==> inputs of job 4891 <==
==> flow/design.v (excerpt) <==
module conv_top
#(
    parameter DATA_WIDTH  = 8,
    parameter KERNEL_SIZE = 25
)
(
    input  logic                     i_clk,
    input  logic                     i_arstn,
	input  logic                     i_arstn_perf,
	input  logic                     i_enable_count2,
    input  logic                     i_ready,
    input  logic                     i_valid,
    input  logic [KERNEL_SIZE - 1:0] i_bit_X,
    input  logic [KERNEL_SIZE - 1:0] i_bit_K,
    output logic [              1:0] o_conv,
    output logic                     o_ready,
    output logic                     o_valid,
	output logic [             31:0] o_perf_cycle_count,
	output logic [             31:0] o_perf_cycle_count2
);
Settings: LEC_CHECK=0, ABC_AREA=1, CAP_MARGIN=35, CORE_MARGIN=10, CORE_UTILIZATION=40, CTS_CLUSTER_DIAMETER=73, CTS_CLUSTER_SIZE=80, GPL_ROUTABILITY_DRIVEN=0, GPL_TIMING_DRIVEN=0, MAX_ROUTING_LAYER=met5, SLEW_MARGIN=20, TNS_END_PERCENT=95; clock period 13.1 ns.
run.sh (not shown) runs the stock make flow with config.mk's settings and CLKGATE_MAP_FILE=.
==> inputs of job 5108, as changes to job 4891 <==
==> flow/config.mk (replaced) <==
export PLATFORM = sky130hd
export DESIGN_NAME = conv_top
export DESIGN_NICKNAME = conv_top
export VERILOG_FILES = /design/flow/design.v
export SDC_FILE = /design/flow/constraint.sdc
export NUM_CORES = 4
export LEC_CHECK = 0
export CAP_MARGIN = 20
export CORE_MARGIN = 2
export CORE_UTILIZATION = 72
export CTS_CLUSTER_DIAMETER = 30
export CTS_CLUSTER_SIZE = 42
export HOLD_SLACK_MARGIN = -0.1
export PLACE_DENSITY = 0.64
export SETUP_SLACK_MARGIN = 1.36
export SLEW_MARGIN = 20
export TNS_END_PERCENT = 5
==> flow/constraint.sdc (replaced) <==
create_clock -name core_clock -period 5.09 [get_ports {i_clk}]
set_input_delay 1.0180 -clock core_clock [delete_from_list [all_inputs] [get_ports {i_clk}]]
set_output_delay 1.0180 -clock core_clock [all_outputs]
set_load 0.01 [all_outputs]
==> inputs of job 302, as changes to job 4891 <==
==> flow/config.mk (replaced) <==
export PLATFORM = sky130hd
export DESIGN_NAME = conv_top
export DESIGN_NICKNAME = conv_top
export VERILOG_FILES = /design/flow/design.v
export SDC_FILE = /design/flow/constraint.sdc
export NUM_CORES = 4
export LEC_CHECK = 0
export ABC_AREA = 1
export CAP_MARGIN = 20
export CORE_MARGIN = 2
export CORE_UTILIZATION = 66
export CTS_CLUSTER_SIZE = 97
export SLEW_MARGIN = 20
==> flow/constraint.sdc (replaced) <==
create_clock -name core_clock -period 7.04 [get_ports {i_clk}]
set_input_delay 1.4080 -clock core_clock [delete_from_list [all_inputs] [get_ports {i_clk}]]
set_output_delay 1.4080 -clock core_clock [all_outputs]
set_load 0.01 [all_outputs]
==> results.py <==
# Generated from Yosys and OpenROAD reports
metrics = {
    "outcome": {
        "status": "finished with violations",
        "so_faults": "negative setup slack",
    },
    "floorplanning": {
        "coreArea_sq_mm": 0.04986,
    },
    "final_timing": {
        "finalSetupViolCount": 3,
        "layout_setup_ws_ns": -2.189,
        "fin_hold_ws_ns": 0.2762,
    },
}
the above is filed under job 5108

==> results.py <==
# Generated from Yosys and OpenROAD reports
metrics = {
    "routing": {
        "drt-total-wl_mm": 93.62,
    },
    "final_timing": {
        "layout_setup_ws_ns": 3.715,
        "finalSetupViolCount": 0,
    },
    "outcome": {
        "status": "timing/DRC/antenna clean",
    },
    "power": {
        "pg_seq_uw": 3150,
    },
}
the above is filed under job 4891

==> results.py <==
# Generated from Yosys and OpenROAD reports
metrics = {
    "final_timing": {
        "layout_setup_ws_ns": -0.4092,
        "fin_hold_ws_ns": 0.4807,
        "finalSetupViolCount": 1,
    },
    "outcome": {
        "so_faults": "negative setup slack",
        "status": "finished with violations",
    },
}
the above is filed under job 302


* * *

==> run a: inputs <==
conv_top again, from the RTL that the note above started with.
==> flow/design.v (excerpt) <==
module conv_top
#(
    parameter DATA_WIDTH  = 8,
    parameter KERNEL_SIZE = 25
)
(
    input  logic                     i_clk,
    input  logic                     i_arstn,
	input  logic                     i_arstn_perf,
	input  logic                     i_enable_count2,
    input  logic                     i_ready,
    input  logic                     i_valid,
    input  logic [KERNEL_SIZE - 1:0] i_bit_X,
    input  logic [KERNEL_SIZE - 1:0] i_bit_K,
    output logic [              1:0] o_conv,
    output logic                     o_ready,
    output logic                     o_valid,
	output logic [             31:0] o_perf_cycle_count,
	output logic [             31:0] o_perf_cycle_count2
);
Settings: LEC_CHECK=0, ABC_AREA=1, CAP_MARGIN=20, CORE_ASPECT_RATIO=0.82, CORE_MARGIN=8, CORE_UTILIZATION=40, CTS_CLUSTER_DIAMETER=160, GPL_TIMING_DRIVEN=0, HOLD_SLACK_MARGIN=0.12, SLEW_MARGIN=35; clock period 5.68 ns.
==> run b: changes against run a <==
==> flow/config.mk (replaced) <==
export PLATFORM = sky130hd
export DESIGN_NAME = conv_top
export DESIGN_NICKNAME = conv_top
export VERILOG_FILES = /design/flow/design.v
export SDC_FILE = /design/flow/constraint.sdc
export NUM_CORES = 4
export LEC_CHECK = 0
export CAP_MARGIN = 20
export CORE_MARGIN = 2
export CORE_UTILIZATION = 40
export SLEW_MARGIN = 20
==> flow/constraint.sdc (replaced) <==
create_clock -name core_clock -period 9.1 [get_ports {i_clk}]
set_input_delay 1.8200 -clock core_clock [delete_from_list [all_inputs] [get_ports {i_clk}]]
set_output_delay 1.8200 -clock core_clock [all_outputs]
set_load 0.01 [all_outputs]
==> run c: changes against run a <==
==> flow/config.mk (replaced) <==
export PLATFORM = sky130hd
export DESIGN_NAME = conv_top
export DESIGN_NICKNAME = conv_top
export VERILOG_FILES = /design/flow/design.v
export SDC_FILE = /design/flow/constraint.sdc
export NUM_CORES = 4
export LEC_CHECK = 0
export CAP_MARGIN = 40
export CORE_MARGIN = 2
export CORE_UTILIZATION = 72
export PLACE_DENSITY_LB_ADDON = 0.0
export SETUP_SLACK_MARGIN = 3.43
export SLEW_MARGIN = 20
==> flow/constraint.sdc (replaced) <==
create_clock -name core_clock -period 11.6 [get_ports {i_clk}]
set_input_delay 2.3200 -clock core_clock [delete_from_list [all_inputs] [get_ports {i_clk}]]
set_output_delay 2.3200 -clock core_clock [all_outputs]
set_load 0.01 [all_outputs]
==> summary.txt <==
impl run done, here's what came out: outcome timing/DRC/antenna clean, Crit path required time between 9000 and 10000 ps, Core Util, Final between 80 and 90%, Post-CTS Setup Bufs 4, distinct lib cells 32, Logic pwr share between 50% and 60%, crit path time final between 8000 and 9000 ps
the above is filed under run c

==> summary.txt <==
impl run done, here's what came out: Crit path required time 7280 ps, TNS Setup 0 ps, crit path time final approximately 8500 ps, drt drc 0, outcome timing/DRC/antenna clean, CP bufs+invs 3, Core Util, Final 45.9%, Post-CTS Setup Bufs 0, distinct lib cells 32, Logic pwr share roughly 49%, # clock sinks between 600 and 700
the above is filed under run b

==> summary.txt <==
impl run done, here's what came out: crit path time final roughly 7300 ps, outcome failed layout checks, Logic pwr share between 40 and 50%, Post-CTS Setup Bufs 4, Crit path required time around 4500 ps, final tally of setup violations 2, Buffers, non-clock 278, distinct lib cells 37, Layout Check Fails negative setup slack, final setup margin -1620 ps
the above is filed under run a

Power figures rest on the tool's default switching activity, not on a simulated workload.
